==> design/flow/config.mk <==
export PLATFORM = sky130hd
export DESIGN_NAME = project3_frame
export DESIGN_NICKNAME = project3_frame
export VERILOG_FILES = /design/flow/design.v
export SDC_FILE = /design/flow/constraint.sdc
export NUM_CORES = 4
export LEC_CHECK = 0
export CAP_MARGIN = 20
export CORE_MARGIN = 2
export CORE_UTILIZATION = 58
export SLEW_MARGIN = 20
==> design/flow/design.v <==
module FE_STAGE(
  input clk,
  input reset,
  input [1-1:0] from_DE_to_FE,
  input [(1 + 1 + 1 + 32 + 32 )-1:0] from_AGEX_to_FE,   
  input [4-1:0] from_MEM_to_FE,   
  input [4-1:0] from_WB_to_FE, 
  output [16-2-1:0] imem_addr,
  input  [32-1:0] imem_data,
  output[(32+32+32+4)-1:0] FE_latch_out
);
  reg [(32+32+32+4)-1:0] FE_latch;   
  reg [32-1:0] PC_FE_latch;  
  wire [32-1:0] inst_FE;   
  wire [32-1:0] pcplus_FE;   
  wire stall_pipe;  
  wire [(32+32+32+4)-1:0] FE_latch_contents; 
  wire from_AGEX_is_br;
  wire from_AGEX_is_jmp;
  wire from_AGEX_br_cond;
  wire [32-1:0] from_AGEX_br_target;
  wire [32-1:0] from_AGEX_jmp_target;
  reg after_branch;  
  wire busy_stall;
  assign imem_addr = PC_FE_latch[16-1:2];
  assign inst_FE = imem_data;
  assign FE_latch_out = FE_latch;
  assign pcplus_FE = PC_FE_latch + 32'd4;
  assign FE_latch_contents = { 
                                inst_FE,
                                PC_FE_latch, 
                                pcplus_FE,
                                4'b1111  
                                };
   assign  {
                              from_AGEX_is_br,
                              from_AGEX_is_jmp,
                              from_AGEX_br_cond,
                              from_AGEX_br_target,
                              from_AGEX_jmp_target
                              } = from_AGEX_to_FE; 
   assign {
            busy_stall
            } = from_DE_to_FE;
  assign stall_pipe = after_branch;
  always @ (posedge clk or posedge reset) begin
    if(reset) begin
      PC_FE_latch <= 32'h100;
      after_branch <= 0;
      end
    else if(!stall_pipe) begin
            if (((inst_FE[31:28] == 4'b0010) || (inst_FE[31:28] == 4'b0011)) && !busy_stall)  
                after_branch <= 1;
            if (!busy_stall)
                PC_FE_latch <= pcplus_FE;  
            else
                PC_FE_latch <= PC_FE_latch;  
         end
    else if ((from_AGEX_is_br || from_AGEX_is_jmp)) begin
        if (from_AGEX_is_jmp) begin
            PC_FE_latch <= from_AGEX_jmp_target;
            after_branch <= 0; 
        end   
        else if (from_AGEX_br_cond) begin
            PC_FE_latch <= from_AGEX_br_target;
            after_branch <= 0;  
            end
        else
            PC_FE_latch <= PC_FE_latch;
            if (inst_FE[31:28] == 4'b0010)
                after_branch <= 1;
            else
                after_branch <= 0;  
        end
      else
        PC_FE_latch <= PC_FE_latch;
  end
  always @ (posedge clk or posedge reset) begin
    if(reset) 
        begin 
        FE_latch <= {(32+32+32+4){1'b0}}; 
        end 
     else    
        begin
            if (stall_pipe && !busy_stall && !(inst_FE[31:28] == 4'b0010))
                FE_latch <= {(32+32+32+4){1'b0}};  
            else if (!busy_stall)
                FE_latch <= FE_latch_contents; 
        end  
  end
endmodule
module DE_STAGE(
  input clk,
  input reset,
  input [(32+32+32+4)-1:0] from_FE_latch,
  input [(1 + 1 + 1 + 32 + 32 )-1:0] from_AGEX_to_DE,  
  input [4-1:0] from_MEM_to_DE,     
  input [(1 + 1 + 4 + 32 + 32)-1:0] from_WB_to_DE,  
  output [1-1:0] from_DE_to_FE,   
  output[(32+32+32+6+8+32+32+32 + 1 + 1 + 1 + 1 + 1+ 4 + 8 + 4)-1:0] DE_latch_out
);
  reg [(32+32+32+6+8+32+32+32 + 1 + 1 + 1 + 1 + 1+ 4 + 8 + 4)-1:0] DE_latch;
  reg [32-1:0] regs [(1 << 4)-1:0];
  reg [32-1:0] bb_table;  
  wire [32-1:0] inst_DE; 
  wire [32-1:0] inst_logic;
  wire clear_bubble_reg;
  wire [32-1:0] PC_DE;
  wire [32-1:0] pcplus_DE; 
  wire [6-1:0] op1_DE;
  wire [8-1:0] op2_DE;
  wire [16-1:0] imm_DE;
  wire [4-1:0] rd_DE;
  wire [4-1:0] rs_DE;
  wire [4-1:0] rt_DE;
  wire signed [32-1:0] regval1_DE;
  wire signed [32-1:0] regval2_DE;
  wire signed [32-1:0] sxt_imm_DE;
  wire is_br_DE;
  wire is_jmp_DE;
  wire writes_rt;
  wire rd_mem_DE;
  wire wr_mem_DE;
  wire wr_reg_DE;
  wire [4-1:0] wregno_DE;
  reg [32-1:0] prev_inst;
  reg should_bubble;
  wire busy_stall;
  reg [4-1:0] prev_write;
  reg prev_wr_reg_DE;
  wire[(32+32+32+6+8+32+32+32 + 1 + 1 + 1 + 1 + 1+ 4 + 8 + 4)-1:0] DE_latch_contents; 
  wire[4-1:0] bus_canary_DE; 
  wire from_WB_write;
  wire from_WB_readmem;
  wire [4-1:0] from_WB_regno;
  wire [32-1:0] from_WB_memval;
  wire [32-1:0] from_WB_aluval;
  wire from_AGEX_is_br;
  wire from_AGEX_is_jmp;
  wire from_AGEX_br_cond;
  wire [32-1:0] from_AGEX_br_target;
  wire [32-1:0] from_AGEX_jmp_target;
  assign op1_DE = inst_DE[31:26];   
  assign op2_DE = inst_DE[25:18];
  assign imm_DE = inst_DE[23:8];
  assign rd_DE = inst_DE[11:8];
  assign rs_DE = inst_DE[7:4];
  assign rt_DE = inst_DE[3:0];
  assign regval1_DE = regs[rs_DE];
  assign regval2_DE = regs[rt_DE];
  assign writes_rt = ((op1_DE == 6'b010010) || (inst_DE[31] == 1'b1) || (is_jmp_DE));
  assign is_br_DE = (inst_DE[31:28] == 4'b0010);
  assign is_jmp_DE = (inst_DE[31:28] == 4'b0011);
  assign rd_mem_DE = (op1_DE == 6'b010010);  
  assign wr_reg_DE = (writes_rt || (op1_DE == 6'b000000));
  assign wr_mem_DE = (op1_DE == 6'b011010);  
  assign wregno_DE = (writes_rt) ? rt_DE : rd_DE;
  assign DE_latch_out = DE_latch; 
  SXT mysxt (.IN(imm_DE), .OUT(sxt_imm_DE));
  assign {
            inst_DE,
            PC_DE, 
            pcplus_DE,
            bus_canary_DE 
            }  = from_FE_latch;   
  assign {
    from_WB_write,  
    from_WB_readmem,  
    from_WB_regno,  
    from_WB_memval,  
    from_WB_aluval   
  } = from_WB_to_DE;
  assign {
    from_AGEX_is_br,
    from_AGEX_is_jmp,
    from_AGEX_br_cond,
    from_AGEX_br_target,
    from_AGEX_jmp_target
  } = from_AGEX_to_DE;
  assign from_DE_to_FE = {busy_stall};
  wire busy_rs;
  wire busy_rt;
  assign busy_rs = bb_table[rs_DE];
  assign busy_rt = bb_table[rt_DE];
  assign busy_stall = 0;  
    assign DE_latch_contents = {
                                  inst_DE,                         
                                  PC_DE,
                                  pcplus_DE,
                                  op1_DE,
                                  op2_DE,
                                  regval1_DE,
                                  regval2_DE,
                                  sxt_imm_DE,
                                  is_br_DE,
                                  is_jmp_DE,
                                  rd_mem_DE,
                                  wr_mem_DE,
                                  wr_reg_DE,
                                  wregno_DE,
                                  rs_DE,
                                  rt_DE,
                                   bus_canary_DE 
                                  }; 
  always @ (negedge clk or posedge reset) begin
    if(reset) begin
	  	regs[0] <= {32{1'b0}};
	  	regs[1] <= {32{1'b0}};
	   	regs[2] <= {32{1'b0}};
		  regs[3] <= {32{1'b0}};
	  	regs[4] <= {32{1'b0}};
		  regs[5] <= {32{1'b0}};
		  regs[6] <= {32{1'b0}};
		  regs[7] <= {32{1'b0}};
		  regs[8] <= {32{1'b0}};
		  regs[9] <= {32{1'b0}};
		  regs[10] <= {32{1'b0}};
		  regs[11] <= {32{1'b0}};
		  regs[12] <= {32{1'b0}};
		  regs[13] <= {32{1'b0}};
		  regs[14] <= {32{1'b0}};
		  regs[15] <= {32{1'b0}}; 
		  bb_table <= 0;
     end else begin
        if (from_WB_write) begin
            regs[from_WB_regno] <= (from_WB_readmem) ? from_WB_memval : from_WB_aluval;
            bb_table[from_WB_regno] <= 0;  
        end
        if (prev_wr_reg_DE)
            bb_table[prev_write] <= 1;   
     end
  end
  always @ (posedge clk or posedge reset) begin
    if(reset) begin
      DE_latch <= {(32+32+32+6+8+32+32+32 + 1 + 1 + 1 + 1 + 1+ 4 + 8 + 4){1'b0}};
      should_bubble <= 0;
      prev_write <= 0;
      prev_wr_reg_DE <= 0;
      end
     else begin
     if (busy_stall || should_bubble)
        DE_latch <= {(32+32+32+6+8+32+32+32 + 1 + 1 + 1 + 1 + 1+ 4 + 8 + 4){1'b0}};
     else
        DE_latch <= DE_latch_contents;
      if (!busy_stall) begin
        prev_wr_reg_DE <= wr_reg_DE;
        if (wr_reg_DE)                                        
            prev_write <= wregno_DE;
        end
      else begin
        prev_wr_reg_DE <= 0;
        prev_write <= 0;
        end
      if ((!should_bubble) && (!busy_stall))       
        should_bubble <= (is_br_DE || is_jmp_DE);
      else if ((from_AGEX_is_br || from_AGEX_is_jmp))
        should_bubble <= 0;
     end
  end
endmodule
module SXT(IN, OUT);
  parameter IBITS = 16;
  parameter OBITS = 32;
  input  [IBITS-1:0] IN;
  output [OBITS-1:0] OUT;
  assign OUT = {{(OBITS-IBITS){IN[IBITS-1]}}, IN};
endmodule
module AGEX_STAGE(
  input clk,
  input reset,
  input [4 + 1 + 32-1:0] from_MEM_to_AGEX,    
  input [4 + 1 + 32-1:0] from_WB_to_AGEX,   
  input [(32+32+32+6+8+32+32+32 + 1 + 1 + 1 + 1 + 1+ 4 + 8 + 4)-1:0] from_DE_latch,
  output[(32+32+32 + 32 + 1 + 1 + 1 + 4 + 4)-1:0] AGEX_latch_out,
  output[(1 + 1 + 1 + 32 + 32 )-1:0] from_AGEX_to_FE,
  output[(1 + 1 + 1 + 32 + 32 )-1:0] from_AGEX_to_DE
);
  reg [(32+32+32 + 32 + 1 + 1 + 1 + 4 + 4)-1:0] AGEX_latch; 
  assign AGEX_latch_out = AGEX_latch;
  wire[(32+32+32 + 32 + 1 + 1 + 1 + 4 + 4)-1:0] AGEX_latch_contents; 
  wire [32-1:0]inst_AGEX; 
  wire [32-1:0]PC_AGEX;
  wire [32-1:0]pcplus_AGEX; 
  wire [6-1:0] op1_AGEX;
  wire [8-1:0] op2_AGEX;
  wire [16-1:0] imm_AGEX;
  wire signed [32-1:0] regval1_AGEX;
  wire signed [32-1:0] regval2_AGEX;
  wire signed [32-1:0] sxt_imm_AGEX;
  wire signed [32-1:0] raw1;
  wire signed [32-1:0] raw2;
  wire forward_check1EX;
  wire forward_check2EX;
  wire forward_check1MEM;
  wire forward_check2MEM;
  wire [3:0] ex_dest;
  wire ex_write;
  wire [32-1:0] alu_forward; 
  wire [3:0] memwb_dest;
  wire memwb_write;
  wire [32-1:0] wb_forward;
  wire is_br_AGEX;
  wire is_jmp_AGEX;
  wire rd_mem_AGEX;
  wire wr_mem_AGEX;
  wire wr_reg_AGEX;
  wire [4-1:0] wregno_AGEX;
  reg br_cond_AGEX;
  reg [32-1:0] aluout_AGEX; 
  wire[32-1:0] pctarget_AGEX;
  wire[32-1:0] pctarget_AGEX_JMP; 
  wire[3:0] incoming_reg1;
  wire[3:0] incoming_reg2;
  wire[4-1:0] bus_canary_AGEX; 
  always @ (op1_AGEX or regval1_AGEX or regval2_AGEX) begin
    case (op1_AGEX)
      6'b001000 : br_cond_AGEX = (regval1_AGEX == regval2_AGEX);
      6'b001001 : br_cond_AGEX = (regval1_AGEX < regval2_AGEX);
      6'b001010 : br_cond_AGEX = (regval1_AGEX <= regval2_AGEX);
      6'b001011 : br_cond_AGEX = (regval1_AGEX != regval2_AGEX);
      default : br_cond_AGEX = 1'b0;
    endcase
  end
  always @ (op1_AGEX or op2_AGEX or regval1_AGEX or regval2_AGEX or sxt_imm_AGEX) begin
    if(op1_AGEX == 6'b000000)
      case (op2_AGEX)
			8'b00001000	 : aluout_AGEX = {31'b0, regval1_AGEX == regval2_AGEX};
			8'b00001001	 : aluout_AGEX = {31'b0, regval1_AGEX < regval2_AGEX};
		    8'b00001010  : aluout_AGEX = {31'b0, regval1_AGEX <= regval2_AGEX};
		    8'b00001011  : aluout_AGEX = {31'b0, regval1_AGEX != regval2_AGEX};
		    8'b00100000  : aluout_AGEX = (regval1_AGEX + regval2_AGEX);
		    8'b00100100  : aluout_AGEX = (regval1_AGEX & regval2_AGEX);
		    8'b00100101  : aluout_AGEX = (regval1_AGEX | regval2_AGEX);
		    8'b00100110  : aluout_AGEX = (regval1_AGEX ^ regval2_AGEX);
		    8'b00101000  : aluout_AGEX = (regval1_AGEX - regval2_AGEX);
		    8'b00101100  : aluout_AGEX = (~(regval1_AGEX & regval2_AGEX));
		    8'b00101101  : aluout_AGEX = (~(regval1_AGEX | regval2_AGEX));
		    8'b00101110  : aluout_AGEX = (~(regval1_AGEX ^ regval2_AGEX));
		    8'b00110000  : aluout_AGEX = (regval1_AGEX >> regval2_AGEX);
		    8'b00110001  : aluout_AGEX = (regval1_AGEX << regval2_AGEX);
			default	 : aluout_AGEX = {32{1'b0}};
		endcase
	 else if(op1_AGEX == 6'b010010 || op1_AGEX == 6'b011010 || op1_AGEX == 6'b100000)
		aluout_AGEX = regval1_AGEX + sxt_imm_AGEX;
	 else if(op1_AGEX == 6'b100100)
		aluout_AGEX = regval1_AGEX & sxt_imm_AGEX;
	 else if(op1_AGEX == 6'b100101)
		aluout_AGEX = regval1_AGEX | sxt_imm_AGEX;
	 else if(op1_AGEX == 6'b100110)
		aluout_AGEX = regval1_AGEX ^ sxt_imm_AGEX;
     else if(op1_AGEX == 6'b001100)
        aluout_AGEX = PC_AGEX + 4;  
	 else
		aluout_AGEX = {32{1'b0}};
	 end
    assign pctarget_AGEX = PC_AGEX + 4 + 4 * sxt_imm_AGEX;
    assign pctarget_AGEX_JMP = regval1_AGEX + 4 * sxt_imm_AGEX;
    assign {
      ex_dest,
      ex_write,
      alu_forward
    } = from_MEM_to_AGEX;
    assign {
      memwb_dest,
      memwb_write,
      wb_forward
    } = from_WB_to_AGEX;
    wire[4-1:0] in_destex;
    wire[4-1:0] raw_destex;
    assign in_destex = raw_destex;
    wire forward_checkDESTEX;
    assign forward_check1EX = ((incoming_reg1 == ex_dest) & ex_write);
    assign forward_check2EX = ((incoming_reg2 == ex_dest) & ex_write);
    assign forward_checkDESTEX = (((in_destex == ex_dest) & ex_write) & (op1_AGEX == 6'b010010 || op1_AGEX == 6'b011010 || op1_AGEX == 6'b100000));
    assign forward_check1MEM = (memwb_write & (memwb_dest == incoming_reg1) & (~(ex_dest == incoming_reg1) || (ex_write == 0)));
    assign forward_check2MEM = (memwb_write & (memwb_dest == incoming_reg2) & (~(ex_dest == incoming_reg2) || (ex_write == 0)));
    assign forward_checkDESTMEM = ((memwb_write & (memwb_dest == in_destex) & (~(ex_dest == in_destex) || (ex_write == 0))) & (op1_AGEX == 6'b010010 || op1_AGEX == 6'b011010 || op1_AGEX == 6'b100000));
    assign regval1_AGEX = forward_check1EX ? alu_forward : (forward_check1MEM ? wb_forward : raw1);
    assign regval2_AGEX = forward_check2EX ? alu_forward : (forward_check2MEM ? wb_forward : raw2);
    assign wregno_AGEX = in_destex;
    assign  {
                                  inst_AGEX,
                                  PC_AGEX,
                                  pcplus_AGEX,
                                  op1_AGEX,
                                  op2_AGEX,
                                  raw1,
                                  raw2,
                                  sxt_imm_AGEX,                                
                                  is_br_AGEX,
                                  is_jmp_AGEX,
                                  rd_mem_AGEX,
                                  wr_mem_AGEX,
                                  wr_reg_AGEX,
                                  raw_destex,
                                  incoming_reg1,
                                  incoming_reg2,
                                  bus_canary_AGEX
                                  } = from_DE_latch; 
  assign AGEX_latch_contents = {
                                inst_AGEX,
                                PC_AGEX,
                                aluout_AGEX,
                                regval2_AGEX,
                                rd_mem_AGEX,
                                wr_mem_AGEX,
                                wr_reg_AGEX,
                                wregno_AGEX,
                                bus_canary_AGEX     
                                 }; 
  assign from_AGEX_to_FE = {
                                is_br_AGEX,  
                                is_jmp_AGEX,  
                                br_cond_AGEX,  
                                pctarget_AGEX,  
                                pctarget_AGEX_JMP  
                                 }; 
  assign from_AGEX_to_DE = {
                                is_br_AGEX,  
                                is_jmp_AGEX,  
                                br_cond_AGEX,  
                                pctarget_AGEX,  
                                pctarget_AGEX_JMP  
                                 };
  always @ (posedge clk or posedge reset) begin
    if(reset) begin
      AGEX_latch <= {(32+32+32 + 32 + 1 + 1 + 1 + 4 + 4){1'b0}};
        end 
    else 
        begin
            AGEX_latch <= AGEX_latch_contents ;
        end 
  end
endmodule
module MEM_STAGE(
  input clk,
  input reset,
  input  [3:0] KEY,
  output [16-2-1:0] dmem_addr,
  output [32-1:0] dmem_wdata,
  output dmem_we,
  output dmem_re,
  input  [32-1:0] dmem_rdata,
  input [4-1:0] from_WB_to_MEM,  
  input [(32+32+32 + 32 + 1 + 1 + 1 + 4 + 4)-1:0] from_AGEX_latch, 
  output[(32+32+32 +32 + 32 + 1 + 1 + 4 + 1 + 32 + 32 + 4)-1:0] MEM_latch_out,
  output[4-1:0] from_MEM_to_FE,
  output[4-1:0] from_MEM_to_DE,
  output[4 + 1 + 32-1:0] from_MEM_to_AGEX
);
  reg [(32+32+32 +32 + 32 + 1 + 1 + 4 + 1 + 32 + 32 + 4)-1:0] MEM_latch; 
  wire[(32+32+32 +32 + 32 + 1 + 1 + 4 + 1 + 32 + 32 + 4)-1:0] MEM_latch_contents; 
  wire [32-1:0] rd_val_MEM; 
  wire [32-1:0] memaddr_MEM; 
  wire [32-1:0] inst_MEM; 
  wire [32-1:0] PC_MEM;
  wire [32-1:0] aluout_MEM; 
  wire [32-1:0] regval2_MEM;
  wire rd_mem_MEM;
  wire wr_mem_MEM;
  wire wr_reg_MEM;
  wire [4-1:0] wregno_MEM;
  wire [32-1:0 ] regval_MEM;  
   wire [4-1:0] bus_canary_MEM;
  assign rd_val_MEM = (memaddr_MEM == 32'hFFFFF080) ? {{(32-4){1'b0}}, ~KEY} :
  								dmem_rdata;
  assign dmem_addr = memaddr_MEM[16-1:2];
  assign dmem_wdata = regval2_MEM;
  assign dmem_we = wr_mem_MEM;
  assign dmem_re = rd_mem_MEM;
   assign MEM_latch_out = MEM_latch; 
   assign memaddr_MEM = aluout_MEM;
   assign regval_MEM = 0;
   assign {
                                inst_MEM,
                                PC_MEM,
                                aluout_MEM,
                                regval2_MEM,
                                rd_mem_MEM,
                                wr_mem_MEM,
                                wr_reg_MEM,
                                wregno_MEM,
                                 bus_canary_MEM
                                 } = from_AGEX_latch;  
   assign MEM_latch_contents = {
                                inst_MEM,
                                PC_MEM,
                                memaddr_MEM,
                                regval_MEM,
                                regval2_MEM, 
                                wr_mem_MEM,
                                wr_reg_MEM,
                                wregno_MEM,
                                rd_mem_MEM,  
                                rd_val_MEM,  
                                aluout_MEM,  
                              bus_canary_MEM                   
   };
   assign from_MEM_to_AGEX = {
                                wregno_MEM,
                                wr_reg_MEM,
                                aluout_MEM
   };
  always @ (posedge clk or posedge reset) begin
    if(reset) begin
        MEM_latch <= {(32+32+32 +32 + 32 + 1 + 1 + 4 + 1 + 32 + 32 + 4){1'b0}}; 
    end
    else 
     begin 
        MEM_latch <= MEM_latch_contents;
     end 
  end
endmodule
module WB_STAGE(
  input clk,
  input reset,  
  input [(32+32+32 +32 + 32 + 1 + 1 + 4 + 1 + 32 + 32 + 4)-1:0] from_MEM_latch,
  output[4-1:0] from_WB_to_FE,
  output[(1 + 1 + 4 + 32 + 32)-1:0] from_WB_to_DE,  
  output[4 + 1 + 32-1:0] from_WB_to_AGEX,
  output[4-1:0] from_WB_to_MEM,
  output [6:0] HEX0,
  output [6:0] HEX1, 
  output [9:0] LEDR 
);
  wire [32-1:0]inst_WB; 
  wire [32-1:0]PC_WB;
  wire [32-1:0] memaddr_WB; 
  wire [32-1:0] regval_WB; 
  wire [32-1:0] regval2_WB;
  wire wr_mem_WB;
  wire wr_reg_WB;
  wire [4-1:0] wregno_WB;
  wire [4-1:0] bus_canary_WB;
  reg [23:0] HEX_out; 
  reg [9:0] LEDR_out; 
  wire rd_mem_WB;
  wire [32-1:0] rd_val_WB;
  wire [32-1:0] aluout_WB;
 always @ (posedge clk or posedge reset) begin
    if(reset)
	   HEX_out <= 24'hFEDEAD;
	 else if(wr_mem_WB && (memaddr_WB == 32'hFFFFF000))
      HEX_out <= regval2_WB[24-1:0];
  end
  assign HEX0 = HEX_out[3:0];  
  assign HEX1 = HEX_out[7:4];
   assign {
                                inst_WB,                        
                                PC_WB,
                                memaddr_WB,
                                regval_WB,
                                regval2_WB,
                                wr_mem_WB,
                                wr_reg_WB,
                                wregno_WB,
                                rd_mem_WB,
                                rd_val_WB, 
                                aluout_WB, 
                                 bus_canary_WB 
                                 } = from_MEM_latch; 
   assign from_WB_to_DE = {
                                wr_reg_WB,  
                                rd_mem_WB,  
                                wregno_WB,  
                                rd_val_WB,  
                                aluout_WB   
   };
   assign from_WB_to_AGEX = {
                                wregno_WB,
                                wr_reg_WB,
                                aluout_WB
   };
   always @ (posedge clk or posedge reset) begin
    if(reset)
	   LEDR_out <= 0;
	 else if(wr_mem_WB && (memaddr_WB == 32'hFFFFF020))
      LEDR_out <= regval2_WB[10-1:0];
  end
  assign LEDR = LEDR_out;
endmodule 
module project3_frame(
  input        CLOCK_50,
  input        RESET_N,
  input  [3:0] KEY,
  output [6:0] HEX0,
  output [6:0] HEX1,
  output [9:0] LEDR,
  output [16-2-1:0] imem_addr,
  input  [32-1:0] imem_data,
  output [16-2-1:0] dmem_addr,
  output [32-1:0] dmem_wdata,
  output dmem_we,
  output dmem_re,
  input  [32-1:0] dmem_rdata
);
 wire clk;
 wire reset; 
  assign clk = CLOCK_50;
  assign reset = !RESET_N;
  wire [(32+32+32+4)-1:0] FE_latch_out; 
  wire [(32+32+32+6+8+32+32+32 + 1 + 1 + 1 + 1 + 1+ 4 + 8 + 4)-1:0] DE_latch_out; 
  wire [(32+32+32 + 32 + 1 + 1 + 1 + 4 + 4)-1:0] AGEX_latch_out; 
  wire [(32+32+32 +32 + 32 + 1 + 1 + 4 + 1 + 32 + 32 + 4)-1:0] MEM_latch_out;
  wire [1-1:0] from_DE_to_FE;
  wire [(1 + 1 + 1 + 32 + 32 )-1:0] from_AGEX_to_FE;
  wire [4-1:0] from_MEM_to_FE;
  wire [4-1:0] from_WB_to_FE;
  wire [(1 + 1 + 1 + 32 + 32 )-1:0] from_AGEX_to_DE;
  wire [4-1:0] from_MEM_to_DE;
  wire [(1 + 1 + 4 + 32 + 32)-1:0] from_WB_to_DE;
  wire [4 + 1 + 32-1:0] from_MEM_to_AGEX;
  wire [4 + 1 + 32-1:0] from_WB_to_AGEX;
  wire [4-1:0] from_WB_to_MEM;
FE_STAGE my_FE_stage(
    .clk(clk), 
    .reset(reset), 
    .from_DE_to_FE(from_DE_to_FE),
    .from_AGEX_to_FE(from_AGEX_to_FE),
    .from_MEM_to_FE(from_MEM_to_FE),
    .from_WB_to_FE(from_WB_to_FE),
    .imem_addr(imem_addr),
    .imem_data(imem_data),
    .FE_latch_out(FE_latch_out)); 
DE_STAGE my_DE_stage(
  .clk(clk),
  .reset(reset),
  .from_FE_latch(FE_latch_out),
  .from_AGEX_to_DE(from_AGEX_to_DE),  
  .from_MEM_to_DE(from_MEM_to_DE),     
  .from_WB_to_DE(from_WB_to_DE), 
  .from_DE_to_FE(from_DE_to_FE),   
  .DE_latch_out(DE_latch_out)
);
AGEX_STAGE my_AGEX_stage(
  .clk(clk),
  .reset(reset),
  .from_MEM_to_AGEX(from_MEM_to_AGEX),    
  .from_WB_to_AGEX(from_WB_to_AGEX),   
  .from_DE_latch(DE_latch_out),
  .AGEX_latch_out(AGEX_latch_out),
  .from_AGEX_to_FE(from_AGEX_to_FE),
  .from_AGEX_to_DE(from_AGEX_to_DE)
);
MEM_STAGE my_MEM_stage(
  .clk(clk),
  .reset(reset),
  .KEY(KEY),
  .dmem_addr(dmem_addr),
  .dmem_wdata(dmem_wdata),
  .dmem_we(dmem_we),
  .dmem_re(dmem_re),
  .dmem_rdata(dmem_rdata),
  .from_WB_to_MEM(from_WB_to_MEM),  
  .from_AGEX_latch(AGEX_latch_out), 
  .MEM_latch_out(MEM_latch_out),
  .from_MEM_to_FE(from_MEM_to_FE),
  .from_MEM_to_DE(from_MEM_to_DE),
  .from_MEM_to_AGEX(from_MEM_to_AGEX)
);     
WB_STAGE my_WB_stage(
  .clk(clk),
  .reset(reset),  
  .from_MEM_latch(MEM_latch_out),
  .from_WB_to_FE(from_WB_to_FE),
  .from_WB_to_DE(from_WB_to_DE),  
  .from_WB_to_AGEX(from_WB_to_AGEX),
  .from_WB_to_MEM(from_WB_to_MEM),
  .HEX0(HEX0),
  .HEX1(HEX1), 
  .LEDR(LEDR) 
);
endmodule
==> design/flow/constraint.sdc <==
create_clock -name core_clock -period 5.42 [get_ports {CLOCK_50}]
set_input_delay 1.0840 -clock core_clock [delete_from_list [all_inputs] [get_ports {CLOCK_50}]]
set_output_delay 1.0840 -clock core_clock [all_outputs]
set_load 0.01 [all_outputs]
==> design/flow/run.sh <==
#!/bin/bash
# the make line also repeats each setting of config.mk as NAME=value (left out here)
make -C /OpenROAD-flow-scripts/flow DESIGN_CONFIG=/design/flow/config.mk WORK_HOME=/design/flow/orfs CLKGATE_MAP_FILE= finish
==> summary.txt, run 1 <==
TritonCTS buffer count - 95
Worst slew margin - 18.3%
Area reported by Yosys stat - 55100 µm²
Async SR Flop Fraction - 100%
RSZ-0062 raised after global routing - yes
Sink Count - 917
Area share, top type - 23.3%
Internal Pwr Total - 21.0 mW
Vias in the first global route - 51300
Worst hold path class - in2async
Final WL - 233000 µm
DRC - 0
Outcome - complete, but fails checks
Height of the chip - 312 µm
MUX share of area - 5.02%
Top cells by count, synth - nor2_1, a21oi_1, dfrtn_1
Worst Path Arrival - 6.00 ns
Violated Checks - setup timing
Sequential Power - 10.9 mW
Sequential Power Share - 25.8%
Tool Warnings - 128
Tot Pwr - 42.1 mW
Clock root buffer - clkbuf_16
Clock Tree Buf Depth - 3
XORs/XNORs by Area - 3.55%
Post-Synth Adder-Cell Area - 4.86%
Reg-to-Reg End - my_AGEX_stage.AGEX_latch[69]$_DFF_PN0_
Total Routing Usage GR - 46.9%
Die Width - 312 µm
Port Buffers - 149
Net Switching - 21.1 mW
Worst skew pair latency - 0.72 ns
# fillers - 7761
Logic pwr share - 57.8%
Largest area contributor in the netlist - dfrtn_1
R2R Path Start - my_MEM_stage.MEM_latch[72]$_DFF_PN0_
Worst Path Max Fanout - 10
H-tree depth - 3
Most common reg cell - dfrtn_1
Hold-fix buffers, CTS - 0
First-pass GRT wire length - 340000 µm
Worst slew pin tran - 1.22 ns
Avg Inst Size Synth - 8.77 µm²
Final net count - 6592
Yosys simple share - 16.6%
CP bufs+invs - 5
Top-count cell post-synth - nor2_1
Final setup viols - 1
Initial antenna violation count - 13
Seq/Total Area, Yosys - 41.7%
Top power group - combinational cells
Leak pwr - 27.6 nW
I/O Pins - 156
Final worst setup slack - -0.00172 ns
Largest net degree at the start of global routing - 134
Critical-path top delay cell - a31oi_1
Number of cells on the critical path - 19
Final worst path period need - 5.42 ns
Flip-flops with a built-in enable - 0
DR vias/cell - 6.96
Non-filler instance count after layout - 7656
Max-slew violation count - 0
CP cell instances - inv_1 > buf_4 > o2111ai_2 > buf_4 > o31ai_1 > a31oi_1 > buf_4 > inv_1 > ha_1 > and3_1 > a32oi_1 > nand4_1 > a31oi_2 > o21bai_1 > a31oi_2 > o21ai_0 > xnor2_1 > a221o_1 > a31o_1
Power Dens Cells - 675 nW/µm²
Synth logic family - AND-OR/OR-AND gates
Final Cycle Share - 100%
Total number of yosys warnings - 7
CP Launch Point - my_MEM_stage.MEM_latch[72]$_DFF_PN0_
DP Cell Count - 7475
Final core utilization - 66.0%
CP max stage delay - 0.63 ns
Worst Setup End Kind - flip-flop
Ys flops - 917
Netlist cell types - 88
First-pass DRT Iterations - 9
Mapped Area - 55100 µm²
Reg clk slew, reported paths - 0.07 ns
Worst hold slack - 0.304 ns
Final hold vios - 0
WP data required - 6.00 ns
Crit path kind - reg2reg
Synth Area in Compound Gates - 23.0%
Synth Instances - 6277
Cell area leaders - dfrtn_1, dfrtp_1, a21oi_1, a22oi_1, nor2_1
Antenna-violating nets left - 0
Fp util - 58.2%
Layout area overhead - 13.4%
Path depth of the worst reg2reg path - 19
Crit path max-delay family - AND-OR/OR-AND gates
Ys cells - 6277
Comb. pwr - 24.3 mW
Flop2flop setup slack - -0.002 ns
Worst slack, placed - -0.160 ns
Gr ovfl total - 0
Fmax - 184 MHz
Clock power frac - 16.5%
DRT iter0 DRCs - 7639
Setup crit end - my_AGEX_stage.AGEX_latch[69]$_DFF_PN0_
CTS tree - yes
Cell Rows - 113
Most used cell, CP - buf_4
Clk_skew - 0.0690 ns
RD Place Congestion - 1.10
Clock net power - 6.93 mW
Max-cap violations - 0
Maximum vdd drop - 0.508 mV
Routed len/inst - 30.4 µm
Routed vias - 53300
DIE AREA - 97400 µm²
Startpoint types - flip-flop
Core area - 94600 µm²
Switching part of the total power - 50.1%
DP HPWL - 158000 µm
-- layout make-up --
cell class / count / area, µm² / share of cell area, %
Multi-Input combinational cell: 4679 / 29800 / 47.7
Sequential cell: 917 / 23000 / 36.8
Timing Repair Buffer: 473 / 4280 / 6.86
Clock buffer: 134 / 2730 / 4.37
Tap cell: 1265 / 1580 / 2.54
Inverter: 145 / 561 / 0.898
Clock inverter: 39 / 541 / 0.866
Antenna cell: 4 / 10.0 / 0.0160
-- metrics by stage --
stage               area (µm²)  setup TNS (ns)
floorplan                55100               0
global placement         59000         -0.0682
global route             62400         -0.0425
finish                   62400        -0.00172
CTS                      62300               0
detailed placement       59000          -0.454
-- repair_timing --
| item | in CTS | in global routing |
|---|---|---|
| pin swaps | 1 | 2 |
| gates resized | 5 | 35 |
| endpoints found under the hold margin | 0 | 0 |
| buffers inserted | 1 | 2 |
| endpoints found under the setup margin | 4 | 44 |
| gates cloned | 0 | 1 |
-- per-layer routing --
| metal | track usage, % | vias to the layer above | routed length (µm) |
|---|---|---|---|
| met5 | 0 | - | 45 |
| met4 | 36.4 | 8 | 22400 |
| met3 | 13.6 | 1295 | 28100 |
| met2 | 69.9 | 3904 | 100000 |
| met1 | 57.4 | 25400 | 82500 |
| li1 | - | 22700 | - |
==> run 2: changes to the inputs <==
- CORE_UTILIZATION: 58 -> 40
- clock period: 5.42 -> 11.2 ns (I/O delays scaled with it)
==> run 2 against run 1 <==
Effect of this change:
- now clean on timing, DRC and antenna
- core utilization shrank 21 points
- critical path depth shrank 13
- design area shrank 0.63%
- power shrank 53%
- largest cell class unchanged
==> summary.txt, run 2 <==
Port Buffers - 149 (unchanged)
XORs/XNORs by Area - 3.55% (unchanged)
Post-Synth Adder-Cell Area - 4.86% (unchanged)
Sequential Power - 5.24 mW (-52%)
Max-cap violations - 0 (unchanged)
Clk_skew - 0.117 ns (+0.0483 ns)
Total number of yosys warnings - 7 (unchanged)
Final net count - 6455 (-2.1%)
Core area - 137000 µm² (+45%)
Startpoint types - flip-flop
Path depth of the worst reg2reg path - 6 (-13)
CP max stage delay - 0.90 ns (+0.27 ns)
Worst slack, placed - 2.37 ns (+2.53 ns)
Cell Rows - 136 (+20%)
Crit path max-delay family - simple AND/OR/NAND/NOR gates
Netlist cell types - 88 (unchanged)
DR vias/cell - 6.44 (-7.5%)
Final hold vios - 0 (unchanged)
Setup_tns - 0 ns (+0.00172 ns)
Fp util - 40.2% (-18 points)
Yosys simple share - 16.6% (unchanged)
Ys flops - 917 (unchanged)
CP bufs+invs - 2 (-3)
H-tree depth - 3 (unchanged)
Worst slew margin - 16.6% (-1.8 points)
DIE AREA - 141000 µm² (+44%)
DRT iter0 DRCs - 6801 (-11%)
CP cell instances - inv_1 > or3_1 > or3_2 > buf_4 > nand2_1 > o21ai_0
I/O Pins - 156 (unchanged)
Layout area overhead - 12.7%
Worst Setup End Kind - flip-flop
Async SR Flop Fraction - 100% (unchanged)
Top power group - combinational cells
Reg clk slew, reported paths - 0.06 ns (about the same)
# fillers - 13100 (+69%)
Area reported by Yosys stat - 55100 µm² (unchanged)
First-pass GRT wire length - 350000 µm (+3.0%)
Number of cells on the critical path - 6 (-13)
MUX share of area - 5.02% (unchanged)
CTS tree - yes
Die Width - 375 µm (+20%)
Height of the chip - 375 µm (+20%)
Final worst setup slack - 2.54 ns (+2.54 ns)
Worst slew pin tran - 1.24 ns (+0.0161 ns)
Largest area contributor in the netlist - dfrtn_1
R2R Path Start - my_MEM_stage.MEM_latch[72]$_DFF_PN0_
Setup crit end - my_DE_stage.regs[8][13]$_DFFE_NN0P_
Net Switching - 10.1 mW (-52%)
Ys cells - 6277 (unchanged)
Logic pwr share - 55.8% (-2.0 points)
Final core utilization - 45.3% (-21 points)
Crit path kind - reg2reg
Hold-fix buffers, CTS - 0 (unchanged)
Cell area leaders - dfrtn_1, dfrtp_1, a21oi_1, a22oi_1, nor2_1
Post-CTS setup buffer count - 0 (-1)
Worst Path Max Fanout - 39 (+29)
Worst hold path startpoint - my_DE_stage.DE_latch[13]$_DFF_PN0_
Most common reg cell - dfrtn_1
WP data required - 6.08 ns (+0.08 ns)
Tool Warnings - 130 (+1.6%)
Initial antenna violation count - 10 (-3)
DP Cell Count - 7864 (+5.2%)
Comb. pwr - 11.1 mW (-54%)
Switching part of the total power - 50.6% (+0.51 points)
Clock power frac - 18.0% (+1.5 points)
Total Routing Usage GR - 33.8% (-13 points)
Antenna-violating nets left - 0 (unchanged)
Clock root buffer - clkbuf_16
Clock Tree Buf Depth - 3 (unchanged)
Reg-to-Reg End - my_DE_stage.regs[8][13]$_DFFE_NN0P_
Routed len/inst - 30.2 µm (-0.68%)
Multi-input gate area in the final layout - 29700 µm² (-0.14%)
PostCTS Resize Cnt - 0 (-5)
Internal Pwr Total - 9.87 mW (-53%)
Final WL - 244000 µm (+4.6%)
Final setup viols - 0 (-1)
Power Dens Cells - 322 nW/µm² (-52%)
Seq/Total Area, Yosys - 41.7% (unchanged)
DP HPWL - 164000 µm (+3.3%)
RD Place Congestion - 1.04 (-5.7%)
Worst hold path class - reg2reg
Area share, top type - 23.3% (unchanged)
Worst skew pair latency - 0.74 ns (+0.02 ns)
Maximum vdd drop - 0.185 mV (-64%)
Vias in the first global route - 49700 (-3.1%)
Sequential Power Share - 26.2% (+0.4 points)
CP Launch Point - my_MEM_stage.MEM_latch[72]$_DFF_PN0_
Max-slew violation count - 0 (unchanged)
RSZ-0062 raised after global routing - no
DRC - 0 (unchanged)
TritonCTS buffer count - 102 (+7.4%)
Routed vias - 51900 (-2.6%)
Leak pwr - 27.1 nW (-2.1%)
Non-filler instance count after layout - 8065 (+5.3%)
Largest net degree at the start of global routing - 120 (-10%)
Avg Inst Size Synth - 8.77 µm² (unchanged)
Synth logic family - AND-OR/OR-AND gates
Gr ovfl total - 0 (unchanged)
Worst hold path endpoint - my_AGEX_stage.AGEX_latch[5]$_DFF_PN0_
Synth Instances - 6277 (unchanged)
Clock net power - 3.59 mW (-48%)
Flop2flop setup slack - 2.54 ns (+2.54 ns)
Outcome - timing/DRC/antenna clean
Synth Area in Compound Gates - 23.0% (unchanged)
Hold path depth - 0
Worst Path Arrival - 3.54 ns (-2.46 ns)
Top cells by count, synth - nor2_1, a21oi_1, dfrtn_1
Sink Count - 917 (unchanged)
Top-count cell post-synth - nor2_1
Flip-flops with a built-in enable - 0 (unchanged)
Register Area - 23000 µm² (about the same)
Critical-path top delay cell - or3_2
First-pass DRT Iterations - 6 (-3)
Mapped Area - 55100 µm² (unchanged)
run 2: final cells by class:
class / count / area share (%)
Multi-Input combinational cell: 4678 / 47.9
Sequential cell: 917 / 37.0
Clock buffer: 147 / 4.93
Timing Repair Buffer: 330 / 4.75
Tap cell: 1794 / 3.62
Inverter: 145 / 0.879
Clock inverter: 47 / 0.871
Antenna cell: 7 / 0.0282
run 2: metal layers:
layer	vias to the layer above	wire, µm	GRT usage (%)	share of wire, %
met5	-	54	0.172	0.022
met4	8	15900	18.6	6.5
met3	874	30700	10.4	13
met2	3615	101000	48.9	41
met1	25000	96400	44.9	40
li1	22400	-	-	-
run 2: per-stage QoR:
stage	power [mW]	cell area, µm²	hold WS, ns
4_1_cts	19.5	62000	0.300
3_5_place_dp	15.9	58400	0.335
2_1_floorplan	11.9	55100	0.331
3_3_place_gp	15.8	58300	0.334
5_1_grt	20.8	62000	0.315
6_report	20.0	62000	0.290
==> run 3: changes to the inputs <==
- ABC_AREA: unset -> 1
- CAP_MARGIN: 20 -> 10
- CORE_ASPECT_RATIO: unset -> 0.83
- CORE_UTILIZATION: 40 -> 24
- CTS_CLUSTER_SIZE: unset -> 24
- GPL_TIMING_DRIVEN: unset -> 0
- HOLD_SLACK_MARGIN: unset -> 0.24
- MAX_ROUTING_LAYER: unset -> met5
- MIN_ROUTING_LAYER: unset -> met2
- PLACE_DENSITY_LB_ADDON: unset -> 0.08
- SETUP_SLACK_MARGIN: unset -> -0.48
- TNS_END_PERCENT: unset -> 65
- clock period: 11.2 -> 10.1 ns (I/O delays scaled with it)
==> run 3 against run 2 <==
Effect of this change:
- the run now fails in global routing
- synthesized area is 3.4% higher
- die area up 71%
- synthesized cell count rose by 22%
==> summary.txt, run 3 <==
Largest area contributor in the netlist - dfrtn_1
Avg Inst Size Synth - 7.44 µm² (-15%)
Fp util - 24.2% (-16 points)
Area reported by Yosys stat - 56900 µm² (+3.4%)
Synth Instances - 7647 (+22%)
Top cells by count, synth - nand2_1, inv_1, o21ai_0
Outcome - stopped before the end
Seq/Total Area, Yosys - 40.3% (-1.4 points)
Netlist cell types - 71 (-19%)
Synth logic family - simple AND/OR/NAND/NOR gates
Total Routing Usage GR - 52.0%
Gr ovfl total - 5
Flip-flops with a built-in enable - 0 (unchanged)
Clock root buffer - clkbuf_16
PostCTS Resize Cnt - 0 (unchanged)
XORs/XNORs by Area - 1.26% (-2.3 points)
Ys flops - 917 (unchanged)
Cell Rows - 162 (+19%)
Post-Synth Adder-Cell Area - 4.70% (-0.16 points)
H-tree depth - 3 (unchanged)
Height of the chip - 448 µm (+19%)
TritonCTS buffer count - 112 (+9.8%)
Mapped Area - 56900 µm² (+3.4%)
Die Width - 539 µm (+44%)
Sink Count - 917 (unchanged)
Synth Area in Compound Gates - 19.9% (-3.1 points)
Core area - 235000 µm² (+72%)
Stop stage - global routing
DP HPWL - 309000 µm (+89%)
DIE AREA - 241000 µm² (+71%)
Post-CTS setup buffer count - 0 (unchanged)
Area share, top type - 22.5% (-0.76 points)
Yosys simple share - 21.3% (+4.7 points)
Total number of yosys warnings - 7 (unchanged)
Ys cells - 7647 (+22%)
Hold-fix buffers, CTS - 0 (unchanged)
Async SR Flop Fraction - 100% (unchanged)
MUX share of area - 1.26% (-3.8 points)
Port Buffers - 149 (unchanged)
I/O Pins - 156 (unchanged)
Tool Error - [ERROR GRT-0116] Global routing finished with congestion. Check the congestion regions in the DRC Viewer.
Clock Tree Buf Depth - 3 (unchanged)
Most common reg cell - dfrtn_1
RD Place Congestion - 1.11 (+6.5%)
Cell area leaders - dfrtn_1, dfrtp_1, nand2_1, inv_1, o21ai_0
Top-count cell post-synth - nand2_1
run 3: per-layer routing:
layer | GRT overflow | GRT usage [%]
met1 | - | -
met5 | 0 | 49.4
met2 | 0 | 50.1
met3 | 5 | 76.1
met4 | 0 | 15.7
run 3: stage by stage:
step / hold slack [ns] / setup WS [ns] / area, µm² / std cells
4_1_cts: 0.343 / 1.01 / 67200 / 11200
2_1_floorplan: 0.331 / 3.21 / 56900 / 7652
3_3_place_gp: 0.334 / -43.12 / 62300 / 10900
3_5_place_dp: 0.336 / 0.257 / 63300 / 11000
==> run 4: changes to the inputs <==
- ABC_AREA: 1 -> unset
- CAP_MARGIN: 10 -> 0
- CELL_PAD_IN_SITES_GLOBAL_PLACEMENT: unset -> 3
- CORE_ASPECT_RATIO: 0.83 -> unset
- CORE_UTILIZATION: 24 -> 29
- CTS_CLUSTER_SIZE: 24 -> unset
- GPL_TIMING_DRIVEN: 0 -> unset
- HOLD_SLACK_MARGIN: 0.24 -> unset
- MAX_ROUTING_LAYER: met5 -> unset
- MIN_ROUTING_LAYER: met2 -> unset
- PLACE_DENSITY_LB_ADDON: 0.08 -> unset
- SETUP_SLACK_MARGIN: -0.48 -> 3.3
- TNS_END_PERCENT: 65 -> unset
- clock period: 10.1 -> 12.1 ns (I/O delays scaled with it)
==> run 4 against run 3 <==
Effect of this change:
- now clean on timing, DRC and antenna
- die area is 20% lower
- synthesized area is 3.3% lower
- synthesized cell count decreased by 18%
==> summary.txt, run 4 <==
Seq/Total Area, Yosys - 41.7% (+1.4 points)
Number of cells on the critical path - 3
Comb. pwr - 10.7 mW
Worst slew margin - 23.1%
Leak pwr - 27.4 nW
Port Buffers - 149 (unchanged)
Final net count - 6509
Top power group - combinational cells
Post-Synth Adder-Cell Area - 4.86% (+0.16 points)
Setup_tns - 0 ns
Worst Path Max Fanout - 78
Crit path max-delay family - buffers and inverters
Register Area - 23000 µm²
Ys flops - 917 (unchanged)
Worst hold path startpoint - my_DE_stage.DE_latch[13]$_DFF_PN0_
Worst slack, placed - 2.63 ns (+2.38 ns)
TritonCTS buffer count - 112 (unchanged)
DR vias/cell - 5.65
Clk_skew - 0.0970 ns
DIE AREA - 193000 µm² (-20%)
Clock root buffer - clkbuf_16
CTS tree - yes
Final Cell Area - 63600 µm²
DRT iter0 DRCs - 4040
Most common reg cell - dfrtn_1
Setup crit end - my_DE_stage.regs[8][12]$_DFFE_NN0P_
Top cells by count, synth - nor2_1, a21oi_1, dfrtn_1
Max-slew violation count - 0
WP data required - 6.96 ns
Outcome - timing/DRC/antenna clean
Yosys simple share - 16.6% (-4.7 points)
Ys cells - 6277 (-18%)
CP cell instances - buf_8 > buf_12 > buf_12
Core area - 188000 µm² (-20%)
Area share, top type - 23.3% (+0.76 points)
Total number of yosys warnings - 7 (unchanged)
Mapped Area - 55100 µm² (-3.3%)
Clock net power - 3.58 mW
Initial antenna violation count - 10
Flip-flops with a built-in enable - 0 (unchanged)
Final WL - 288000 µm
Antenna-violating nets left - 0
Placed Area - 59600 µm² (-5.8%)
Worst Setup End Kind - async pin
Critical-path top delay cell - buf_12
Synth Instances - 6277 (-18%)
Height of the chip - 440 µm (-1.8%)
Netlist cell types - 88 (+24%)
Cell Rows - 159 (-1.9%)
Crit path kind - in2async
XORs/XNORs by Area - 3.55% (+2.3 points)
Sequential Power Share - 25.4%
Async SR Flop Fraction - 100% (unchanged)
Routed len/inst - 32.6 µm
Net Switching - 9.72 mW
Worst Path Arrival - 3.56 ns
Fp util - 29.3% (+5.1 points)
Clock Tree Buf Depth - 3 (unchanged)
Max-cap violations - 0
DP HPWL - 195000 µm (-37%)
Flop2flop setup slack - 3.41 ns
Layout area overhead - 15.5%
Startpoint types - primary input
Gr ovfl total - 0
Largest area contributor in the netlist - dfrtn_1
Cell area leaders - dfrtn_1, dfrtp_1, a21oi_1, a22oi_1, nor2_1
Worst hold path class - reg2reg
Logic pwr share - 55.8%
Sink Count - 917 (unchanged)
CP Launch Point - RESET_N
Worst slew pin tran - 1.14 ns
Hold path depth - 0
Total Routing Usage GR - 29.3%
Multi-input gate area in the final layout - 29800 µm²
Final hold vios - 0
RD Place Congestion - 0.881 (-21%)
RSZ-0062 raised after global routing - yes
Reg-to-Reg End - my_DE_stage.regs[3][22]$_DFFE_NN0P_
Worst skew pair latency - 0.79 ns
Largest net degree at the start of global routing - 125
Sequential Power - 4.84 mW
DRC - 0
CP bufs+invs - 3
R2R Path Start - my_MEM_stage.MEM_latch[70]$_DFF_PN0_
I/O Pins - 156 (unchanged)
Routed vias - 49900
MUX share of area - 5.02% (+3.8 points)
Top-count cell post-synth - nor2_1
H-tree depth - 3 (unchanged)
Avg Inst Size Synth - 8.77 µm² (+18%)
Synth logic family - AND-OR/OR-AND gates
Most used cell, CP - buf_12
First-pass DRT Iterations - 5
Reg clk slew, reported paths - 0.06 ns
Final worst setup slack - 3.40 ns
Worst hold path endpoint - my_AGEX_stage.AGEX_latch[5]$_DFF_PN0_
Die Width - 440 µm (-18%)
First-pass GRT wire length - 404000 µm
Tool Warnings - 128
# fillers - 19800
Area reported by Yosys stat - 55100 µm² (-3.3%)
Final setup viols - 0
Clock power frac - 18.8%
Internal Pwr Total - 9.36 mW
Synth Area in Compound Gates - 23.0% (+3.1 points)
Vias in the first global route - 49800
CP max stage delay - 0.41 ns
Power Dens Cells - 300 nW/µm²
Path depth of the worst reg2reg path - 5
Switching part of the total power - 50.9%
Maximum vdd drop - 0.160 mV
[run 4: timing repair]
item,4_1_cts,5_1_grt
buffers inserted,5,0
pin swaps,3,0
gates cloned,1,0
hold buffers,0,0
gates resized,9,6
endpoints found under the setup margin,195,82
[run 4: cell type report]
cell class | instances | share of cell area, %
Sequential cell | 917 | 36.1
Clock buffer | 163 | 5.07
Clock inverter | 48 | 0.966
Timing Repair Buffer | 373 | 5.28
Antenna cell | 5 | 0.0197
Multi-Input combinational cell | 4679 | 46.8
Inverter | 145 | 0.858
Tap cell | 2495 | 4.91
[run 4: per-stage QoR]
step / cells / total power [mW] / util [%] / hold WS, ns
finish: 8825 / 19.1 / 33.8 / 0.353
global route: 8821 / 20.2 / 33.8 / 0.355
CTS: 8820 / 19.1 / 33.8 / 0.356
detailed placement: 8603 / 15.4 / 31.7 / 0.340
global placement: 8602 / 15.5 / 31.7 / 0.339
floorplan: 6282 / 11.0 / - / 0.331
[run 4: routing by layer]
layer | track usage [%] | share of wire [%] | wire length, µm | vias up
li1 | - | - | - | 22500
met1 | 36.8 | 42 | 120000 | 25300
met2 | 50.4 | 49 | 141000 | 1528
met3 | 3.82 | 4.4 | 12700 | 471
met4 | 12.0 | 4.5 | 13000 | 8
met5 | 0 | 0.016 | 46 | -
==> run 5: changes to the inputs <==
- ABC_AREA: unset -> 0
- CAP_MARGIN: 0 -> 15
- CELL_PAD_IN_SITES_GLOBAL_PLACEMENT: 3 -> unset
- CORE_UTILIZATION: 29 -> 72
- CTS_CLUSTER_DIAMETER: unset -> 342
- CTS_CLUSTER_SIZE: unset -> 37
- GPL_TIMING_DRIVEN: unset -> 1
- MIN_ROUTING_LAYER: unset -> met1
- PLACE_DENSITY_LB_ADDON: unset -> 0.06
- SETUP_SLACK_MARGIN: 3.3 -> unset
- TNS_END_PERCENT: unset -> 5
- clock period: 12.1 -> 3.96 ns (I/O delays scaled with it)
==> run 5 against run 4 <==
Effect of this change:
- synthesized cell count unchanged
- the flow now stops in global routing
- die area down 59%
- synthesized area unchanged
==> summary.txt, run 5 <==
Outcome - stopped before the end
Stop stage - global routing
Ys flops - 917 (unchanged)
Clock root buffer - clkbuf_16
H-tree depth - 1 (-2)
RD Place Congestion - 1.23 (+40%)
Hold-fix buffers, CTS - 0 (unchanged)
MUX share of area - 5.02% (unchanged)
Ys cells - 6277 (unchanged)
Die Width - 281 µm (-36%)
Clock Tree Buf Depth - 3 (unchanged)
Flip-flops with a built-in enable - 0 (unchanged)
Port Buffers - 149 (unchanged)
Async SR Flop Fraction - 100% (unchanged)
Post-Synth Adder-Cell Area - 4.86% (unchanged)
Synth Area in Compound Gates - 23.0% (unchanged)
Largest area contributor in the netlist - dfrtn_1
Area share, top type - 23.3% (unchanged)
Synth Instances - 6277 (unchanged)
XORs/XNORs by Area - 3.55% (unchanged)
Fp util - 72.6% (+43 points)
Top cells by count, synth - nor2_1, a21oi_1, dfrtn_1
Placed Area - 64300 µm² (+7.9%)
Yosys simple share - 16.6% (unchanged)
Netlist cell types - 88 (unchanged)
Seq/Total Area, Yosys - 41.7% (unchanged)
Synth logic family - AND-OR/OR-AND gates
DIE AREA - 78700 µm² (-59%)
Height of the chip - 281 µm (-36%)
DP Cell Count - 7786 (-9.5%)
Avg Inst Size Synth - 8.77 µm² (unchanged)
Top-count cell post-synth - nor2_1
I/O Pins - 156 (unchanged)
Cell Rows - 101 (-36%)
Mapped Area - 55100 µm² (unchanged)
Total number of yosys warnings - 7 (unchanged)
Most common reg cell - dfrtn_1
Area reported by Yosys stat - 55100 µm² (unchanged)
Core area - 75800 µm² (-60%)
DP HPWL - 161000 µm (-18%)
Sink Count - 917 (unchanged)
Cell area leaders - dfrtn_1, dfrtp_1, a21oi_1, a22oi_1, nor2_1
TritonCTS buffer count - 28 (-75%)
## run 5: through the flow
step,util (%),setup TNS [ns],worst slack (ns),hold slack (ns)
CTS,86.4,-54.57,-0.512,0.210
global placement,84.8,-31.98,-0.642,0.334
floorplan,-,-10.19,-0.268,0.331
detailed placement,84.9,-55.91,-0.962,0.347
## run 5: timing repair
action,in CTS
setup buffers,13
endpoints found under the setup margin,293
resized,69
pin swaps,25
==> run 6: changes to the inputs <==
- ABC_AREA: 0 -> unset
- CAP_MARGIN: 15 -> 20
- CTS_CLUSTER_DIAMETER: 342 -> 375
- CTS_CLUSTER_SIZE: 37 -> 100
- GPL_TIMING_DRIVEN: 1 -> unset
- MIN_ROUTING_LAYER: met1 -> unset
- PLACE_DENSITY: unset -> 0.42
- PLACE_DENSITY_LB_ADDON: 0.06 -> unset
- TNS_END_PERCENT: 5 -> unset
- clock period: 3.96 -> 3.89 ns (I/O delays scaled with it)
==> run 6 against run 5 <==
Effect of this change:
- the run again fails in global routing
- die area did not move
- synthesized area unchanged
- synthesized cell count unchanged
==> summary.txt, run 6 <==
Seq/Total Area, Yosys - 41.7% (unchanged)
Yosys simple share - 16.6% (unchanged)
Placed Area - 64600 µm² (+0.48%)
Clock root buffer - clkbuf_16
Post-Synth Adder-Cell Area - 4.86% (unchanged)
Ys flops - 917 (unchanged)
H-tree depth - 1 (unchanged)
MUX share of area - 5.02% (unchanged)
RD Place Congestion - 1.26 (+2.2%)
Port Buffers - 149 (unchanged)
XORs/XNORs by Area - 3.55% (unchanged)
Ys cells - 6277 (unchanged)
Area reported by Yosys stat - 55100 µm² (unchanged)
Die Width - 281 µm (unchanged)
Height of the chip - 281 µm (unchanged)
I/O Pins - 156 (unchanged)
Cell area leaders - dfrtn_1, dfrtp_1, a21oi_1, a22oi_1, nor2_1
Core area - 75800 µm² (unchanged)
Async SR Flop Fraction - 100% (unchanged)
Netlist cell types - 88 (unchanged)
Outcome - stopped before the end
Top-count cell post-synth - nor2_1
Synth Instances - 6277 (unchanged)
Tool Error - [ERROR GRT-0116] Global routing finished with congestion. Check the congestion regions in the DRC Viewer.
DP HPWL - 161000 µm (+0.32%)
Clock Tree Buf Depth - 3 (unchanged)
Stop stage - global routing
Cell Rows - 101 (unchanged)
Flip-flops with a built-in enable - 0 (unchanged)
Synth logic family - AND-OR/OR-AND gates
Top cells by count, synth - nor2_1, a21oi_1, dfrtn_1
Largest area contributor in the netlist - dfrtn_1
Fp util - 72.6% (unchanged)
TritonCTS buffer count - 13 (-54%)
Area share, top type - 23.3% (unchanged)
Mapped Area - 55100 µm² (unchanged)
Most common reg cell - dfrtn_1
Avg Inst Size Synth - 8.77 µm² (unchanged)
DIE AREA - 78700 µm² (unchanged)
Synth Area in Compound Gates - 23.0% (unchanged)
Gr ovfl total - 39
Sink Count - 917 (unchanged)
Total number of yosys warnings - 7 (unchanged)
Total Routing Usage GR - 76.4%
run 6: layer usage:
metal	track usage, %	overflow
met1	76.7	1
met2	91.3	7
met3	62.5	15
met4	73.9	16
met5	42.0	0
run 6: metrics by stage:
step | cells | setup TNS (ns) | setup WS (ns)
2_1_floorplan | 6282 | -6.27 | -0.337
3_3_place_gp | 7769 | -47.60 | -0.766
3_5_place_dp | 7769 | -70.58 | -0.899
4_1_cts | 7939 | -46.49 | -0.578
run 6: timing repair:
action,4_1_cts
hold endpoints to repair,2
gates cloned,38
setup buffers,113
pin swaps,196
gates resized,503
setup endpoints to repair,493
hold buffers,1
==> run 7: changes to the inputs <==
- CAP_MARGIN: 20 -> 15
- CELL_PAD_IN_SITES_GLOBAL_PLACEMENT: unset -> 3
- CORE_UTILIZATION: 72 -> 29
- CTS_CLUSTER_DIAMETER: 375 -> 370
- CTS_CLUSTER_SIZE: 100 -> unset
- PLACE_DENSITY: 0.42 -> unset
- SETUP_SLACK_MARGIN: unset -> 3.3
- TNS_END_PERCENT: unset -> 75
- clock period: 3.89 -> 12.1 ns (I/O delays scaled with it)
==> run 7 against run 6 <==
Effect of this change:
- now clean on timing, DRC and antenna
- synthesized cell count is the same
- die area up 150%
- synthesized area unchanged
==> summary.txt, run 7 <==
Outcome - timing/DRC/antenna clean
Die Width - 440 µm (+57%)
Reg-to-Reg End - my_DE_stage.regs[1][28]$_DFFE_NN0P_
Hold-fix buffers, CTS - 0 (-1)
Largest area contributor in the netlist - dfrtn_1
Initial antenna violation count - 10
RSZ-0062 raised after global routing - yes
Comb. pwr - 10.7 mW
Area share, top type - 23.3% (unchanged)
Sequential Power Share - 25.4%
Total number of yosys warnings - 7 (unchanged)
Largest net degree at the start of global routing - 125
DP HPWL - 195000 µm (+21%)
DR vias/cell - 5.65
# fillers - 19800
Height of the chip - 440 µm (+57%)
DRC - 0
CTS tree - yes
Area reported by Yosys stat - 55100 µm² (unchanged)
Final net count - 6509
Post-Synth Adder-Cell Area - 4.86% (unchanged)
Seq/Total Area, Yosys - 41.7% (unchanged)
Clock Tree Buf Depth - 3 (unchanged)
Gr ovfl total - 0
CP cell instances - nand2b_1 > or4_2 > buf_6 > nand2_1 > o21ai_0
Clock root buffer - clkbuf_16
WP data required - 6.56 ns
Final hold vios - 0
Synth Instances - 6277 (unchanged)
Port Buffers - 149 (unchanged)
Path depth of the worst reg2reg path - 5
MUX share of area - 5.02% (unchanged)
Leak pwr - 27.4 nW
Power Dens Cells - 300 nW/µm²
Routed len/inst - 32.6 µm
H-tree depth - 3 (+2)
Most common reg cell - dfrtn_1
Crit path kind - reg2reg
Worst slew pin tran - 1.18 ns
Reg clk slew, reported paths - 0.06 ns
Core area - 188000 µm² (+150%)
Top-count cell post-synth - nor2_1
Hold path depth - 0
Worst hold path class - reg2reg
Number of cells on the critical path - 5
TritonCTS buffer count - 112 (+99)
Worst Path Arrival - 3.19 ns
Worst skew pair latency - 0.79 ns
CP max stage delay - 0.84 ns
Final WL - 287000 µm
Ys flops - 917 (unchanged)
Fp util - 29.3% (-43 points)
Critical-path top delay cell - or4_2
Max-slew violation count - 0
Async SR Flop Fraction - 100% (unchanged)
Routed vias - 49900
Yosys simple share - 16.6% (unchanged)
Worst hold path startpoint - my_DE_stage.DE_latch[13]$_DFF_PN0_
First-pass GRT wire length - 404000 µm
Worst Setup End Kind - flip-flop
Crit path max-delay family - simple AND/OR/NAND/NOR gates
Cell area leaders - dfrtn_1, dfrtp_1, a21oi_1, a22oi_1, nor2_1
R2R Path Start - my_MEM_stage.MEM_latch[70]$_DFF_PN0_
Clock power frac - 18.8%
Layout area overhead - 15.5%
First-pass DRT Iterations - 6
Ys cells - 6277 (unchanged)
Sequential Power - 4.84 mW
Netlist cell types - 88 (unchanged)
Clock net power - 3.58 mW
Max-cap violations - 0
XORs/XNORs by Area - 3.55% (unchanged)
Internal Pwr Total - 9.36 mW
DIE AREA - 193000 µm² (+150%)
Avg Inst Size Synth - 8.77 µm² (unchanged)
I/O Pins - 156 (unchanged)
Flop2flop setup slack - 3.37 ns
Sink Count - 917 (unchanged)
Setup crit end - my_DE_stage.regs[1][28]$_DFFE_NN0P_
Top cells by count, synth - nor2_1, a21oi_1, dfrtn_1
Total Routing Usage GR - 29.3%
Top power group - combinational cells
Logic pwr share - 55.8%
Synth Area in Compound Gates - 23.0% (unchanged)
Cell Rows - 159 (+57%)
Switching part of the total power - 50.9%
Setup_tns - 0 ns
CP bufs+invs - 1
Final setup viols - 0
Worst hold path endpoint - my_AGEX_stage.AGEX_latch[5]$_DFF_PN0_
Mapped Area - 55100 µm² (unchanged)
Worst slew margin - 20.8%
Net Switching - 9.72 mW
CP Launch Point - my_MEM_stage.MEM_latch[70]$_DFF_PN0_
Startpoint types - flip-flop
Vias in the first global route - 49800
Final core utilization - 33.8%
Antenna-violating nets left - 0
Synth logic family - AND-OR/OR-AND gates
Flip-flops with a built-in enable - 0 (unchanged)
RD Place Congestion - 0.881 (-30%)
Maximum vdd drop - 0.160 mV
Tool Warnings - 128
DRT iter0 DRCs - 4084
Worst Path Max Fanout - 53
Clk_skew - 0.0972 ns
==> run 7: final cells by class <==
| type | count | area (µm²) | area share (%) |
|---|---|---|---|
| antenna | 6 | 15.0 | 0.0236 |
| clock buffer | 163 | 3220 | 5.07 |
| clock inverter | 48 | 614 | 0.966 |
| inverter | 145 | 546 | 0.858 |
| multi-input combinational | 4679 | 29800 | 46.8 |
| sequential | 917 | 23000 | 36.1 |
| tap | 2495 | 3120 | 4.91 |
| timing repair buffer | 373 | 3360 | 5.28 |
==> run 7: per-stage QoR <==
stage | cells | power (mW) | instance area (µm²) | setup slack [ns] | hold slack (ns)
6_report | 8826 | 19.1 | 63600 | 3.37 | 0.353
5_1_grt | 8821 | 20.2 | 63600 | 3.28 | 0.355
2_1_floorplan | 6282 | 11.0 | 55100 | 3.93 | 0.331
3_5_place_dp | 8603 | 15.4 | 59600 | 2.63 | 0.340
3_3_place_gp | 8602 | 15.5 | 59600 | 2.65 | 0.339
4_1_cts | 8820 | 19.1 | 63600 | 3.18 | 0.356
==> run 7: metal layers <==
metal	vias to the layer above	routed length (µm)	GRT usage, %
met5	-	46	0
met4	8	12900	12.0
met3	464	12600	3.82
met2	1484	141000	50.4
met1	25400	120000	36.8
li1	22500	-	-
==> run 7: timing repair <==
item,4_1_cts,5_1_grt
resized,8,6
gates cloned,1,0
pin swaps,3,0
setup buffers,5,0
endpoints found under the setup margin,195,96
==> run 8: changes to the inputs <==
- CAP_MARGIN: 15 -> 20
- CELL_PAD_IN_SITES_GLOBAL_PLACEMENT: 3 -> unset
- CORE_UTILIZATION: 29 -> 40
- CTS_CLUSTER_DIAMETER: 370 -> unset
- SETUP_SLACK_MARGIN: 3.3 -> unset
- TNS_END_PERCENT: 75 -> unset
- clock period: 12.1 -> 6.98 ns (I/O delays scaled with it)
==> run 8 against run 7 <==
Effect of this change:
- die area shrank 27%
- combinational power grew 73%
- non-clock buffer count grew 22
- core utilization grew 12 points
- sequential power grew 77%
- power grew 72%
- critical path type unchanged
- largest cell class unchanged
- largest power group unchanged
==> summary.txt, run 8 <==
Outcome - timing/DRC/antenna clean
Grt met1 use - 47.3% (+11 points)
CP cell instances - inv_1 > or3_1 > or3_2 > buf_12 > nand2_1 > o21ai_0
Final core utilization - 45.8% (+12 points)
Gr ovfl total - 0 (unchanged)
Path depth of the worst reg2reg path - 6 (+1)
Ys cells - 6277 (unchanged)
Most common reg cell - dfrtn_1
Max-cap violations - 0 (unchanged)
First-pass DRT Iterations - 9 (+3)
Netlist cell types - 88 (unchanged)
Routed vias - 53400 (+7.0%)
Final WL - 258000 µm (-10%)
CTS tree - yes
Final Cell Area - 62700 µm² (-1.5%)
Internal Pwr Total - 16.0 mW (+71%)
Flop2flop setup slack - 0.76 ns (-2.61 ns)
Net Switching - 16.8 mW (+73%)
Cell area leaders - dfrtn_1, dfrtp_1, a21oi_1, a22oi_1, nor2_1
Top-count cell post-synth - nor2_1
Logic pwr share - 56.4% (+0.6 points)
Met2 GRT Util - 50.7% (+0.35 points)
Area reported by Yosys stat - 55100 µm² (unchanged)
Worst skew pair latency - 0.77 ns (-0.02 ns)
Max-slew violation count - 0 (unchanged)
Hold-fix buffers, CTS - 0 (unchanged)
Power Dens Cells - 524 nW/µm² (+75%)
Switching part of the total power - 51.2% (+0.30 points)
Final worst setup slack - 0.762 ns (-2.61 ns)
Sequential Power Share - 26.1% (+0.7 points)
Largest area contributor in the netlist - dfrtn_1
Tool Warnings - 125 (-2.3%)
CP Launch Point - my_MEM_stage.MEM_latch[72]$_DFF_PN0_
Flip-flops with a built-in enable - 0 (unchanged)
Height of the chip - 375 µm (-15%)
Core area - 137000 µm² (-27%)
Non-filler instance count after layout - 8123 (-8.0%)
Seq/Total Area, Yosys - 41.7% (unchanged)
Worst hold slack - 0.349 ns (-0.00324 ns)
Synth Instances - 6277 (unchanged)
PostCTS Resize Cnt - 0 (-8)
Initial antenna violation count - 18 (+8)
Cell Rows - 136 (-14%)
Worst Setup End Kind - flip-flop
Maximum vdd drop - 0.284 mV (+77%)
Worst slack, placed - 0.927 ns (-1.71 ns)
Crit path max-delay family - simple AND/OR/NAND/NOR gates
Top power group - combinational cells
Top cells by count, synth - nor2_1, a21oi_1, dfrtn_1
Layout area overhead - 13.8%
Total Routing Usage GR - 35.8% (+6.5 points)
Post-Synth Adder-Cell Area - 4.86% (unchanged)
M3 GR Usage - 11.8% (+8.0 points)
Fp util - 40.2% (+11 points)
Sink Count - 917 (unchanged)
MUX share of area - 5.02% (unchanged)
Clock power frac - 17.5% (-1.3 points)
Final hold vios - 0 (unchanged)
I/O Pins - 156 (unchanged)
Yosys simple share - 16.6% (unchanged)
Worst slew pin tran - 1.20 ns (+0.0202 ns)
Comb. pwr - 18.5 mW (+73%)
Total number of yosys warnings - 7 (unchanged)
Most used routing layer - met2
Antenna-violating nets left - 0 (unchanged)
DR vias/cell - 6.57 (+16%)
Reg-to-Reg End - my_DE_stage.regs[8][23]$_DFFE_NN0P_
Worst hold path class - reg2reg
Die Width - 375 µm (-15%)
DIE AREA - 141000 µm² (-27%)
## run 8: final cells by class
class                   count  area (µm²)
diodes                      4        10.0
inverters                 145         546
fillers                 13200       74300
flip-flops and latches    917       23000
repair buffers            395        3640
multi-input cells        4678       29700
clock buffers             141        2970
well taps                1794        2240
clock inverters            49         611
## run 8: routing by layer
metal	routed length, µm	share of wire, %	up-vias
met5	274	0.11	-
met4	18300	7.1	20
met3	33600	13	1037
met2	105000	41	3850
met1	101000	39	25900
li1	-	-	22600
Power figures rest on the tool's default switching activity, not on a simulated workload.
